==> inputs of cedar <==
==> flow/design.v <==
module DCT_Component (
    input clk,
    input reset,
    input [3:0] address,
    input signed [31:0] writedata,
    input write,
    input read,
    input chipselect,
    output reg signed [31:0] readdata
);
    parameter signed [31:0] c1 = 1420;
    parameter signed [31:0] c2 = 1338;
    parameter signed [31:0] c3 = 1204;
    parameter signed [31:0] c5 = 805;
    parameter signed [31:0] c6 = 554;
    parameter signed [31:0] c7 = 283;
    parameter s1 = 3;
    parameter s2 = 10;
    parameter s3 = 13; 
    reg signed [31:0] data1, data2, data3, data4, data5, data6, data7, data8;
    wire signed [31:0] result1, result2, result3, result4, result5, result6, result7, result8;
    wire signed [31:0] result1_, result2_, result3_, result4_, result5_, result6_, result7_, result8_;
    wire signed [31:0] x0, x1, x2, x3, x4, x5, x6, x7, x8;
    wire signed [31:0] x5_out, x8_out, x7_out;
    DCT_Stage1 stage1(
        .data1(data1), .data2(data2), .data3(data3), .data4(data4),
        .data5(data5), .data6(data6), .data7(data7), .data8(data8),
        .x0(x0), .x1(x1), .x2(x2), .x3(x3), .x5(x5), .x6(x6), .x7(x7), .x8(x8)
    );
    DCT_Stage2 stage2(
        .x8(x8), .x5(x5), .x7(x7), .x6(x6),
        .x4(x4), .x5_out(x5_out), .x8_out(x8_out), .x7_out(x7_out)
    );
    DCT_Stage3 stage3(
        .x4(x4), .x5_out(x5_out),
        .result1(result1), .result5(result5)
    );
    DCT_Stage3Col stage3col(
        .x4(x4), .x5_out(x5_out),
        .result1_(result1_), .result5_(result5_)
    );
    DCT_Stage4 stage4(
        .x0(x0), .x1(x1), .x2(x2), .x3(x3), .x8_out(x8_out), .x7_out(x7_out),
        .result3(result3), .result7(result7), .result8(result8), .result6(result6), .result4(result4), .result2(result2)
    );
    DCT_Stage4Col stage4col(
        .x0(x0), .x1(x1), .x2(x2), .x3(x3), .x8_out(x8_out), .x7_out(x7_out),
        .result3_(result3_), .result7_(result7_), .result8_(result8_), .result6_(result6_), .result4_(result4_), .result2_(result2_)
    );
    always @(posedge clk or posedge reset) begin
        if (reset) begin
            data1 <= 0;
            data2 <= 0;
            data3 <= 0;
            data4 <= 0;
            data5 <= 0;
            data6 <= 0;
            data7 <= 0;
            data8 <= 0;
            readdata <= 0;
        end else begin
            if (write && chipselect) begin
                case (address)
                    4'b0000: data1 <= writedata;
                    4'b0001: data2 <= writedata;
                    4'b0010: data3 <= writedata;
                    4'b0011: data4 <= writedata;
                    4'b0100: data5 <= writedata;
                    4'b0101: data6 <= writedata;
                    4'b0110: data7 <= writedata;
                    4'b0111: data8 <= writedata;
                endcase
            end
            if (read && chipselect) begin
                case (address)
                    4'b0000: readdata <= result1;
                    4'b0001: readdata <= result2;
                    4'b0010: readdata <= result3;
                    4'b0011: readdata <= result4;
                    4'b0100: readdata <= result5;
                    4'b0101: readdata <= result6;
                    4'b0110: readdata <= result7;
                    4'b0111: readdata <= result8;
                    4'b1000: readdata <= result1_;
                    4'b1001: readdata <= result2_;
                    4'b1010: readdata <= result3_;
                    4'b1011: readdata <= result4_;
                    4'b1100: readdata <= result5_;
                    4'b1101: readdata <= result6_;
                    4'b1110: readdata <= result7_;
                    4'b1111: readdata <= result8_;
                endcase
            end
        end
    end
defparam stage4.c1 = c1;
defparam stage4.c2 = c2;
defparam stage4.c3 = c3;
defparam stage4.c5 = c5;
defparam stage4.c6 = c6;
defparam stage4.c7 = c7;
defparam stage4.s1 = s1;
defparam stage4.s2 = s2;
defparam stage4.s3 = s3;
defparam stage4col.c1 = c1;
defparam stage4col.c2 = c2;
defparam stage4col.c3 = c3;
defparam stage4col.c5 = c5;
defparam stage4col.c6 = c6;
defparam stage4col.c7 = c7;
defparam stage4col.s1 = s1;
defparam stage4col.s2 = s2;
defparam stage4col.s3 = s3;
defparam stage3col.s1 = s1;
defparam stage3col.s2 = s2;
defparam stage3col.s3 = s3;
endmodule
module DCT_Stage1(
    input signed [31:0] data1, data2, data3, data4, data5, data6, data7, data8,
    output reg signed [31:0] x0, x1, x2, x3, x5, x6, x7, x8
);
    always @(*) begin
        x8 = data1 + data8;
        x0 = data1 - data8;
        x7 = data2 + data7;
        x1 = data2 - data7;
        x6 = data3 + data6;
        x2 = data3 - data6;
        x5 = data4 + data5;
        x3 = data4 - data5;
    end
endmodule
module DCT_Stage2(
    input signed [31:0] x8, x5, x7, x6,
    output reg signed [31:0] x4, x5_out, x8_out, x7_out
);
    always @(*) begin
        x4 = x8 + x5;
        x8_out = x8 - x5;
        x5_out = x7 + x6;
        x7_out = x7 - x6;
    end
endmodule
module DCT_Stage3(
    input signed [31:0] x4, x5_out,
    output reg signed [31:0] result1, result5
);
    always @(*) begin
        result1 = x4 + x5_out;
        result5 = x4 - x5_out;
    end
endmodule
module DCT_Stage3Col(
    input signed [31:0] x4, x5_out,
    output reg signed [31:0] result1_, result5_
);
    parameter s1 = 3;
    parameter s2 = 10;
    parameter s3 = 13; 
    always @(*) begin
        result1_ = (x4 + x5_out) >>> s1;
        result5_ = (x4 - x5_out) >>> s1;
    end
endmodule
module DCT_Stage4(
    input signed [31:0] x0, x1, x2, x3, x8_out, x7_out,
    output reg signed [31:0] result3, result7, result8, result6, result4, result2
);
    parameter signed [31:0] c1 = 1420;
    parameter signed [31:0] c2 = 1338;
    parameter signed [31:0] c3 = 1204;
    parameter signed [31:0] c5 = 805;
    parameter signed [31:0] c6 = 554;
    parameter signed [31:0] c7 = 283;
    parameter s1 = 3;
    parameter s2 = 10;
    parameter s3 = 13; 
    always @(*) begin
        result3 = (x8_out * c2 + x7_out * c6) >>> s2;
        result7 = (x8_out * c6 - x7_out * c2) >>> s2;
        result8 = (x0 * c7 - x1 * c5 + x2 * c3 - x3 * c1) >>> s2;
        result6 = (x0 * c5 - x1 * c1 + x2 * c7 + x3 * c3) >>> s2;
        result4 = (x0 * c3 - x1 * c7 - x2 * c1 - x3 * c5) >>> s2;
        result2 = (x0 * c1 + x1 * c3 + x2 * c5 + x3 * c7) >>> s2;
    end
endmodule
module DCT_Stage4Col(
    input signed [31:0] x0, x1, x2, x3, x8_out, x7_out,
    output reg signed [31:0] result3_, result7_, result8_, result6_, result4_, result2_
);
    parameter signed [31:0] c1 = 1420;
    parameter signed [31:0] c2 = 1338;
    parameter signed [31:0] c3 = 1204;
    parameter signed [31:0] c5 = 805;
    parameter signed [31:0] c6 = 554;
    parameter signed [31:0] c7 = 283;
    parameter s1 = 3;
    parameter s2 = 10;
    parameter s3 = 13; 
    always @(*) begin
        result3_ = (x8_out * c2 + x7_out * c6) >>> s3;
        result7_ = (x8_out * c6 - x7_out * c2) >>> s3;
        result8_ = (x0 * c7 - x1 * c5 + x2 * c3 - x3 * c1) >>> s3;
        result6_ = (x0 * c5 - x1 * c1 + x2 * c7 + x3 * c3) >>> s3;
        result4_ = (x0 * c3 - x1 * c7 - x2 * c1 - x3 * c5) >>> s3;
        result2_ = (x0 * c1 + x1 * c3 + x2 * c5 + x3 * c7) >>> s3;
    end
endmodule
module DCT_Custom_Instruction(clk,
                              reset,
                              dataa,
                              n,
                              clk_en,
                              start,
							                done,
                              result);
parameter c1 = 1420;
parameter c2 = 1338;
parameter c3 = 1204;
parameter c5 = 805;
parameter c6 = 554;
parameter c7 = 283;
parameter s1 = 3;
parameter s2 = 10;
parameter s3 = 13;   
  input clk;
  input reset;
  input signed [31:0] dataa;  
  input [4:0] n;
  input clk_en;
  input start;
  output done;
  output signed [31:0] result;
  wire [3:0] address;
  wire write;
  wire read;
  reg done_delay;
  assign write = (n<8);
  assign read = (n>7);
 assign address = (n == 1) ? 4'b0001 :
                   (n == 2) ? 4'b0010 :
                   (n == 3) ? 4'b0011 :
                   (n == 4) ? 4'b0100 :
                   (n == 5) ? 4'b0101 :
                   (n == 6) ? 4'b0110 :
                   (n == 7) ? 4'b0111 :
                   (n == 8) ? 4'b0000 :
                   (n == 9) ? 4'b0001 :
                   (n == 10) ? 4'b0010 :
                   (n == 11) ? 4'b0011 :
                   (n == 12) ? 4'b0100 :
                   (n == 13) ? 4'b0101 :
                   (n == 14) ? 4'b0110 :
                   (n == 15) ? 4'b0111 :
                   (n == 16) ? 4'b1000 :
                   (n == 17) ? 4'b1001 :
                   (n == 18) ? 4'b1010 :
                   (n == 19) ? 4'b1011 :
                   (n == 20) ? 4'b1100 :
                   (n == 21) ? 4'b1101 :
                   (n == 22) ? 4'b1110 :
                   (n == 23) ? 4'b1111 : 4'b0000;
  assign done = (n>7)? done_delay : start;
  always @ (posedge clk or posedge reset)
  begin
  if (reset)
		done_delay <= 0;
  else
		done_delay <= start & read;
  end
  DCT_Component wrapper_wiring(.clk(clk),
                               .reset(reset),
                               .address(address),
                               .writedata(dataa),
                               .write(write & start),
                               .read(read),
                               .chipselect(clk_en),
                               .readdata(result));
defparam wrapper_wiring.c1 = c1;
defparam wrapper_wiring.c2 = c2;
defparam wrapper_wiring.c3 = c3;
defparam wrapper_wiring.c5 = c5;
defparam wrapper_wiring.c6 = c6;
defparam wrapper_wiring.c7 = c7;
defparam wrapper_wiring.s1 = s1;
defparam wrapper_wiring.s2 = s2;
defparam wrapper_wiring.s3 = s3;
endmodule
==> flow/run.sh <==
#!/bin/bash
# the make line also repeats each setting of config.mk as NAME=value (left out here)
make -C /OpenROAD-flow-scripts/flow DESIGN_CONFIG=/design/flow/config.mk WORK_HOME=/design/flow/orfs CLKGATE_MAP_FILE= finish
==> flow/config.mk <==
export PLATFORM = sky130hd
export DESIGN_NAME = DCT_Custom_Instruction
export DESIGN_NICKNAME = DCT_Custom_Instruction
export VERILOG_FILES = /design/flow/design.v
export SDC_FILE = /design/flow/constraint.sdc
export NUM_CORES = 4
export LEC_CHECK = 0
export CAP_MARGIN = 20
export CORE_MARGIN = 2
export CORE_UTILIZATION = 48
export SETUP_SLACK_MARGIN = -1.12
export SLEW_MARGIN = 25
==> flow/constraint.sdc <==
create_clock -name core_clock -period 11.6 [get_ports {clk}]
set_input_delay 2.3200 -clock core_clock [delete_from_list [all_inputs] [get_ports {clk}]]
set_output_delay 2.3200 -clock core_clock [all_outputs]
set_load 0.01 [all_outputs]
==> harbor: changes against cedar <==
Settings changed: ABC_AREA set to 1, CELL_PAD_IN_SITES_GLOBAL_PLACEMENT set to 3, CORE_ASPECT_RATIO set to 0.57, CORE_UTILIZATION 48 to 20, CTS_CLUSTER_DIAMETER set to 160, GPL_ROUTABILITY_DRIVEN set to 1, HOLD_SLACK_MARGIN set to 0.18, MIN_ROUTING_LAYER set to met2, SETUP_SLACK_MARGIN -1.12 to 3.21, SLEW_MARGIN 25 to 0.
==> flow/constraint.sdc (replaced) <==
create_clock -name core_clock -period 16.0 [get_ports {clk}]
set_input_delay 3.2000 -clock core_clock [delete_from_list [all_inputs] [get_ports {clk}]]
set_output_delay 3.2000 -clock core_clock [all_outputs]
set_load 0.01 [all_outputs]
==> yarrow: changes against cedar <==
Settings changed: ABC_AREA set to 1, CORE_UTILIZATION 48 to 70, CTS_CLUSTER_DIAMETER set to 283, SETUP_SLACK_MARGIN -1.12 to unset, SLEW_MARGIN 25 to 20.
==> flow/constraint.sdc (replaced) <==
create_clock -name core_clock -period 12.2 [get_ports {clk}]
set_input_delay 2.4400 -clock core_clock [delete_from_list [all_inputs] [get_ports {clk}]]
set_output_delay 2.4400 -clock core_clock [all_outputs]
set_load 0.01 [all_outputs]
==> results <==
harbor never finished: it broke off in global routing. cedar reached the layout checks and failed them: negative setup slack. yarrow did not get past global routing. In harbor the synthesized area is larger than in cedar, by 4.4%. In synthesized cell count, yarrow and harbor do not differ. Die area, highest first: harbor, cedar, yarrow.
